job 7900:
Design std_fp_smult_pipe, start of the top module:
module std_fp_smult_pipe #(
    parameter WIDTH = 32,
    parameter INT_WIDTH = 16,
    parameter FRAC_WIDTH = 16
) (
    input  [WIDTH-1:0]              left,
    input  [WIDTH-1:0]              right,
    input  logic                    reset,
    input  logic                    go,
    input  logic                    clk,
    output logic [WIDTH-1:0]        out,
    output logic                    done
);
clock: 7.5 ns
lec_check: 0
abc_area: 1
cap_margin: 0
core_margin: 2
core_utilization: 40
cts_cluster_diameter: 332
cts_cluster_size: 46
hold_slack_margin: -0.07
slew_margin: 0
run.sh (not shown) runs the stock make flow with config.mk's settings and CLKGATE_MAP_FILE=.
Changes in job 2385 relative to job 7900:
Settings: changing CTS_CLUSTER_SIZE from 46 to 100; setting TNS_END_PERCENT to 5 for the first time; changing CORE_UTILIZATION from 40 to 68.
--- outcome ---
Per the comparison of job 2385 with job 7900, power of the sequential group picked up an extra about 2%, wire length lost about 1.8%, final cell count lost 416, post-cts gate resize count neither gained nor lost much.
Inputs modified between job 2385 and job 5902:
Settings: CAP_MARGIN: 0 -> 20; CTS_CLUSTER_SIZE: 100 -> unset; ABC_AREA: 1 -> unset; HOLD_SLACK_MARGIN: -0.07 -> unset; CTS_CLUSTER_DIAMETER: 332 -> unset; SLEW_MARGIN: 0 -> 20; TNS_END_PERCENT: 5 -> unset; CORE_UTILIZATION: 68 -> 40.
[summary]
- Job 5902 finished end to end and its layout was clean on timing, DRC and antenna.
- Combinational group share of total power for job 5902: 0.8 points down relative to job 2385
- Summary — static leakage power, job 5902 relative to job 2385: lower, by about 20%.
- Final hold slack delta for job 5902 relative to job 2385: 0.013 ns lower
- Compared with job 2385, in job 5902 detailed-route wire length shows a reduction of 12%, switching share of total power went down by 3.7 points.
- Delta (job 5902 minus job 2385): combinational power shows a reduction of about 3%, post-synthesis adder-cell area fraction shows an increase of 3.4 points, power after layout shows a reduction of about 1.8%.
- Comparing job 2385 and job 5902, the lower global routing usage on met3 was measured on job 5902.
- Going from job 2385 to job 5902, sequential share of layout area increased 0.17 points, largest fanout on the critical path increased 18.

* * *

== JK ==
Starting RTL as in the previous note.
==> flow/design.v (excerpt) <==
module std_fp_smult_pipe #(
    parameter WIDTH = 32,
    parameter INT_WIDTH = 16,
    parameter FRAC_WIDTH = 16
) (
    input  [WIDTH-1:0]              left,
    input  [WIDTH-1:0]              right,
    input  logic                    reset,
    input  logic                    go,
    input  logic                    clk,
    output logic [WIDTH-1:0]        out,
    output logic                    done
);
  std_fp_mult_pipe #(
    .WIDTH(WIDTH),
    .INT_WIDTH(INT_WIDTH),
    .FRAC_WIDTH(FRAC_WIDTH),
    .SIGNED(1)
  ) comp (
    .clk(clk),
    .done(done),
    .reset(reset),
    .go(go),
    .left(left),
    .right(right),
    .out(out)
  );
endmodule
make LEC_CHECK=0 CAP_MARGIN=0 CORE_MARGIN=2 CORE_UTILIZATION=72 CTS_CLUSTER_DIAMETER=105 CTS_CLUSTER_SIZE=45 PLACE_DENSITY=0.63 SETUP_SLACK_MARGIN=-0.45 SLEW_MARGIN=20 finish   # period 6.16 ns
[flow] JK | stages: complete | final checks: fail | reason: negative setup slack
[inputs] MS vs JK
Settings: a change of CTS_CLUSTER_SIZE from 45 to 39; a deleted SETUP_SLACK_MARGIN that had been -0.45; a deleted PLACE_DENSITY that had been 0.63; a change of CAP_MARGIN from 0 to 20; a change of CORE_UTILIZATION from 72 to 68; a deleted CTS_CLUSTER_DIAMETER that had been 105; a change of the clock period (ns, I/O delays scaled along) from 6.16 to 5.72.
Findings:
Of JK and MS, the lower wire length belongs to MS. MS finished all stages; layout check result: FAIL, due to negative setup slack. Against JK, MS reports a power density over the cells that is higher. Looking at power share of the clock group, MS sits 0.3 points higher than JK does.

* * *

## violet
Starting RTL as in the previous note.
==> flow/config.mk <==
export PLATFORM = sky130hd
export DESIGN_NAME = std_fp_smult_pipe
export DESIGN_NICKNAME = std_fp_smult_pipe
export VERILOG_FILES = /design/flow/design.v
export SDC_FILE = /design/flow/constraint.sdc
export NUM_CORES = 4
export LEC_CHECK = 0
export ABC_AREA = 0
export CAP_MARGIN = 20
export CELL_PAD_IN_SITES_DETAIL_PLACEMENT = 2
export CORE_ASPECT_RATIO = 0.67
export CORE_MARGIN = 2
export CORE_UTILIZATION = 53
export CTS_CLUSTER_DIAMETER = 207
export CTS_CLUSTER_SIZE = 51
export GPL_ROUTABILITY_DRIVEN = 0
export GPL_TIMING_DRIVEN = 0
export HOLD_SLACK_MARGIN = -0.02
export MAX_ROUTING_LAYER = met4
export MIN_ROUTING_LAYER = met2
export PLACE_DENSITY = 0.87
export SETUP_SLACK_MARGIN = -0.56
export SLEW_MARGIN = 20
==> flow/constraint.sdc <==
create_clock -name core_clock -period 7.96 [get_ports {clk}]
set_input_delay 1.5920 -clock core_clock [delete_from_list [all_inputs] [get_ports {clk}]]
set_output_delay 1.5920 -clock core_clock [all_outputs]
set_load 0.01 [all_outputs]
For violet, the flow was terminated by a tool error in 3_5_place_dp and produced no final design.
Input changes introduced in zinc (baseline for comparison: violet):
- swapping 0 for 1 in ABC_AREA
- clearing CTS_CLUSTER_DIAMETER, which used to be 207
- clearing CORE_ASPECT_RATIO, which used to be 0.67
- clearing CTS_CLUSTER_SIZE, which used to be 51
- clearing GPL_TIMING_DRIVEN, which used to be 0
- swapping 20 for 10 in SLEW_MARGIN
- clearing SETUP_SLACK_MARGIN, which used to be -0.56
- clearing MAX_ROUTING_LAYER, which used to be met4
- swapping 2 for 1 in CELL_PAD_IN_SITES_DETAIL_PLACEMENT
- clearing HOLD_SLACK_MARGIN, which used to be -0.02
zinc did not run to completion, as it errored out during 5_1_grt. [zinc] post-synthesis cell type count fell 27% relative to violet. Cell total in the yosys stat output ended up 29% higher on zinc than on violet. Lower post-synthesis cell count goes to violet over zinc. | die extent in y | higher: zinc |. Re count of state elements after synthesis: no difference whatsoever between zinc and violet. Synthesized-area fraction occupied by adder cells, violet and zinc: higher on violet. On post-synthesis share of cell area spent on and-or and or-and gates, violet and zinc are basically level. In zinc relative to violet, total cell area reported by yosys after synthesis had gone up by a few percent. Going from violet to zinc, post-synthesis instance area higher, post-synthesis simple-gate area fraction shrank by 0.86 points.
For fjord, these inputs were changed with respect to zinc:
- CTS_CLUSTER_SIZE: unset -> 53
- GPL_ROUTABILITY_DRIVEN: 0 -> unset
- ABC_AREA: 1 -> unset
- MIN_ROUTING_LAYER: met2 -> unset
- SLEW_MARGIN: 10 -> 20
- CORE_UTILIZATION: 53 -> 40
- PLACE_DENSITY: 0.87 -> unset
- the clock period (ns, I/O delays scaled along): 7.96 -> 7.5
--- outcome ---
The remaining runs in zinc and fjord completed every stage, whereas zinc halted early.
zinc: aborted in 5_1_grt (tool error)
From zinc to fjord the numbers moved as follows: number of standard-cell rows in the floorplan climbed 11, die size climbed 16000 µm², simple-gate share of the synthesized area climbed 0.86 points, core footprint climbed 25%, vertical die dimension climbed 12%.
Side by side, worst slack after detailed placement turned out higher in fjord than in zinc.
Higher synthesized cell count among fjord and zinc: zinc
fjord against zinc: yosys synthesis chip area lower; synthesized area went down; core utilization at floorplan down 13 points.
Here is what was changed in the inputs of tundra compared with fjord.
- CORE_UTILIZATION: 40 -> 70
- CELL_PAD_IN_SITES_DETAIL_PLACEMENT: 1 -> unset
- CTS_CLUSTER_DIAMETER: unset -> 162
- CTS_CLUSTER_SIZE: 53 -> 100
Results
- Total instance count after detailed placement for tundra: 454 down relative to fjord
- The run with more setup slack is fjord; tundra has less.
- Per the comparison of tundra with fjord, sequential fraction of total cell area increased 0.19 points, count of clock-buffer cells in the layout about even.
Input-level comparison between pepper and tundra:
- setting ABC_AREA to 1 for the first time
- changing CTS_CLUSTER_DIAMETER from 162 to 142
- changing CORE_UTILIZATION from 70 to 40
- changing CTS_CLUSTER_SIZE from 100 to 62
- setting TNS_END_PERCENT to 95 for the first time
## What came out
| share of the final layout cell area in multi-input gates | pepper vs tundra | 6.6 points lower |. Relative to tundra, placement-stage worst setup slack increased by 0.29 ns in pepper. Delta (pepper minus tundra): die size went up by about 80%; design internal power went down 0.10 mW. The final reports for pepper and tundra show total length of routed met3 wires lower in the former. [pepper] core occupancy in the finished layout fell 33 points relative to tundra.
Changes in nickel relative to pepper:
- putting SETUP_SLACK_MARGIN at 0.9 where nothing was set
- swapping 40 for 72 in CORE_UTILIZATION
- clearing TNS_END_PERCENT, which used to be 95
- clearing ABC_AREA, which used to be 1
- putting PLACE_DENSITY at 0.67 where nothing was set
- clearing CTS_CLUSTER_DIAMETER, which used to be 142
- swapping 20 for 0 in CAP_MARGIN
- clearing CTS_CLUSTER_SIZE, which used to be 62
==> results <==
Diff pepper -> nickel: simple logic cell fraction of the synthesized area grew by 0.86 points; worst hold slack down 0.017 ns; placement-stage worst setup slack decreased 0.19 ns. Diff pepper -> nickel: final critical-path required period up 0.18 ns; number of global-route vias before repair moved down. Relative to pepper, switching part of the total power decreased by 0.61 points in nickel. Initial antenna violation count delta for nickel relative to pepper: 4 higher. nickel against pepper: peak clock frequency supported by timing fell by 2.5%, critical-path maximum fanout fell by 6, post-detailed-routing wire length rose by 8.5 mm, number of buffers other than clock buffers in the final layout rose by 50%.

* * *

== v6 ==
std_fp_smult_pipe again, from the RTL that the note above started with.
// std_fp_smult_pipe
module std_fp_smult_pipe #(
    parameter WIDTH = 32,
    parameter INT_WIDTH = 16,
    parameter FRAC_WIDTH = 16
) (
    input  [WIDTH-1:0]              left,
    input  [WIDTH-1:0]              right,
    input  logic                    reset,
    input  logic                    go,
    input  logic                    clk,
    output logic [WIDTH-1:0]        out,
    output logic                    done
);
export LEC_CHECK = 0
export ABC_AREA = 1
export CAP_MARGIN = 20
export CORE_MARGIN = 2
export CORE_UTILIZATION = 72
export CTS_CLUSTER_SIZE = 39
export HOLD_SLACK_MARGIN = 0.3
export PLACE_DENSITY = 0.7
export SLEW_MARGIN = 20
create_clock -name core_clock -period 5.39 [get_ports {clk}]
v6 -> stages 100% | layout checks FAIL | setup timing
What v7 does differently from v6 at the input level:
# v6
export LEC_CHECK = 0
export ABC_AREA = 1
export CAP_MARGIN = 20
export CORE_MARGIN = 2
export CORE_UTILIZATION = 72
export CTS_CLUSTER_SIZE = 39
export HOLD_SLACK_MARGIN = 0.3
export PLACE_DENSITY = 0.7
export SLEW_MARGIN = 20
create_clock -name core_clock -period 5.39 [get_ports {clk}]
# v7
export LEC_CHECK = 0
export CAP_MARGIN = 20
export CORE_MARGIN = 2
export CORE_UTILIZATION = 66
export SLEW_MARGIN = 20
create_clock -name core_clock -period 5.11 [get_ports {clk}]
Notes after the runs:
- v7 finished all stages; however, its layout fails the closing checks, the failures being setup timing.
- Going from v6 to v7, number of cells on the critical path lost 4, chip area picked up an extra 1300 µm², cell count lost 19%, final cycle utilization of the critical path lost 1.6 points.
- Area inside the core boundary on v7 is up relative to v6.

* * *

Setup of lagoon:
Starting RTL as in the previous note.
==> flow/config.mk <==
export PLATFORM = sky130hd
export DESIGN_NAME = std_fp_smult_pipe
export DESIGN_NICKNAME = std_fp_smult_pipe
export VERILOG_FILES = /design/flow/design.v
export SDC_FILE = /design/flow/constraint.sdc
export NUM_CORES = 4
export LEC_CHECK = 0
export CAP_MARGIN = 0
export CELL_PAD_IN_SITES_DETAIL_PLACEMENT = 0
export CORE_ASPECT_RATIO = 0.91
export CORE_MARGIN = 2
export CORE_UTILIZATION = 72
export CTS_CLUSTER_DIAMETER = 100
export CTS_CLUSTER_SIZE = 100
export GPL_ROUTABILITY_DRIVEN = 0
export PLACE_DENSITY = 0.63
export SETUP_SLACK_MARGIN = 1.03
export SLEW_MARGIN = 15
==> flow/constraint.sdc <==
create_clock -name core_clock -period 7.73 [get_ports {clk}]
set_input_delay 1.5460 -clock core_clock [delete_from_list [all_inputs] [get_ports {clk}]]
set_output_delay 1.5460 -clock core_clock [all_outputs]
set_load 0.01 [all_outputs]
Layout checks on lagoon: not met. Flow itself completed; violations: negative setup slack.
Input changes introduced in juniper (baseline for comparison: lagoon):
Settings: a deleted CTS_CLUSTER_SIZE that had been 100; a deleted CORE_ASPECT_RATIO that had been 0.91; a change of PLACE_DENSITY from 0.63 to 0.67; a change of CTS_CLUSTER_DIAMETER from 100 to 105; a change of SETUP_SLACK_MARGIN from 1.03 to -0.45; a change of SLEW_MARGIN from 15 to 20; a deleted GPL_ROUTABILITY_DRIVEN that had been 0; a deleted CELL_PAD_IN_SITES_DETAIL_PLACEMENT that had been 0; a change of the clock period (ns, I/O delays scaled along) from 7.73 to 6.25.
### Flow results
The layout from juniper, despite a flow that completed every stage, fails the layout checks, with the failing checks listed as negative setup slack. From lagoon to juniper the numbers moved as follows: buffers plus inverters on the worst setup path shrank by 4; global-route usage shrank by 2.6 points; switching power summed over all nets grew by about 20%; combinational power grew by about 23%.
What yarrow does differently from juniper at the input level:
Settings: CTS_CLUSTER_DIAMETER removed (was 105); PLACE_DENSITY_LB_ADDON newly set to 0.19; SETUP_SLACK_MARGIN removed (was -0.45); CAP_MARGIN changed from 0 to 20; PLACE_DENSITY removed (was 0.67); the clock period (ns, I/O delays scaled along) changed from 6.25 to 7.02.
[summary]
yarrow finished all stages; however, its layout fails the closing checks, the failures being negative setup slack. Delta (yarrow minus juniper): final period utilization decreased by 12 points relative to the old numbers; post-placement worst setup slack increased by 0.88 ns relative to the old numbers; overall die area closely matched the old numbers; routed wire length increased by about 2.6% relative to the old numbers.

* * *

## sierra
Starting RTL as in the previous note.
Settings: LEC_CHECK=0, CAP_MARGIN=30, CELL_PAD_IN_SITES_DETAIL_PLACEMENT=1, CORE_MARGIN=2, CORE_UTILIZATION=40, MAX_ROUTING_LAYER=met4, SLEW_MARGIN=15, TNS_END_PERCENT=95; clock period 7.59 ns.
## Diff of input files: maple against sierra
Settings: TNS_END_PERCENT removed (was 95); CELL_PAD_IN_SITES_DETAIL_PLACEMENT removed (was 1); CORE_UTILIZATION changed from 40 to 72; CTS_CLUSTER_SIZE newly set to 96; ABC_AREA newly set to 1; CAP_MARGIN changed from 30 to 20; MAX_ROUTING_LAYER removed (was met4); SLEW_MARGIN changed from 15 to 20; the clock period (ns, I/O delays scaled along) changed from 7.59 to 2.74.
==> results <==
Run status, maple: aborted in global routing, error GRT-0232
Measured against maple, the gate count of the mapped netlist of sierra comes out at 0.78 times the reference value.
maple — register area share after synthesis 0.36 points lower, sierra as reference
On maple: number of buffers inserted by post-CTS setup repair is 47 higher than what sierra gave.
Share of synthesized cell area in and, or, nand and nor gates (maple over sierra): decrease, 0.86 points
Between maple and sierra, it is maple whose number of placement rows is lower, by 24.
Relative to sierra, half-perimeter wire length of the detailed placement result increased by about 4% in maple.
Floorplan core area of maple falls short of that of sierra by more than a quarter.
Per the comparison of maple with sierra, fraction of synthesized area in multiplexers now smaller; proportion of synthesized flip-flops having asynchronous set or reset held steady; post-synthesis instance area saw an increase; net count of the mapped netlist picked up an extra 984.
Modified inputs, indigo compared to maple
Settings: setting CTS_CLUSTER_DIAMETER to 175 for the first time; setting TNS_END_PERCENT to 5 for the first time; setting CORE_ASPECT_RATIO to 0.74 for the first time; changing the clock period (ns, I/O delays scaled along) from 2.74 to 4.29.
### Flow results
- The flow for indigo finished, though final verification flagged negative setup slack.
- As of indigo, total number of placement rows had fallen by more than 10% compared to maple.
- Last weighted congestion value of the routability-driven placer in indigo is about 1.7% above maple.
- Vertical die dimension sits lower in indigo than in maple.
- Going from maple to indigo, the horizontal extent of the die was found to have gone up by 35 µm.
Power figures rest on the tool's default switching activity, not on a simulated workload.
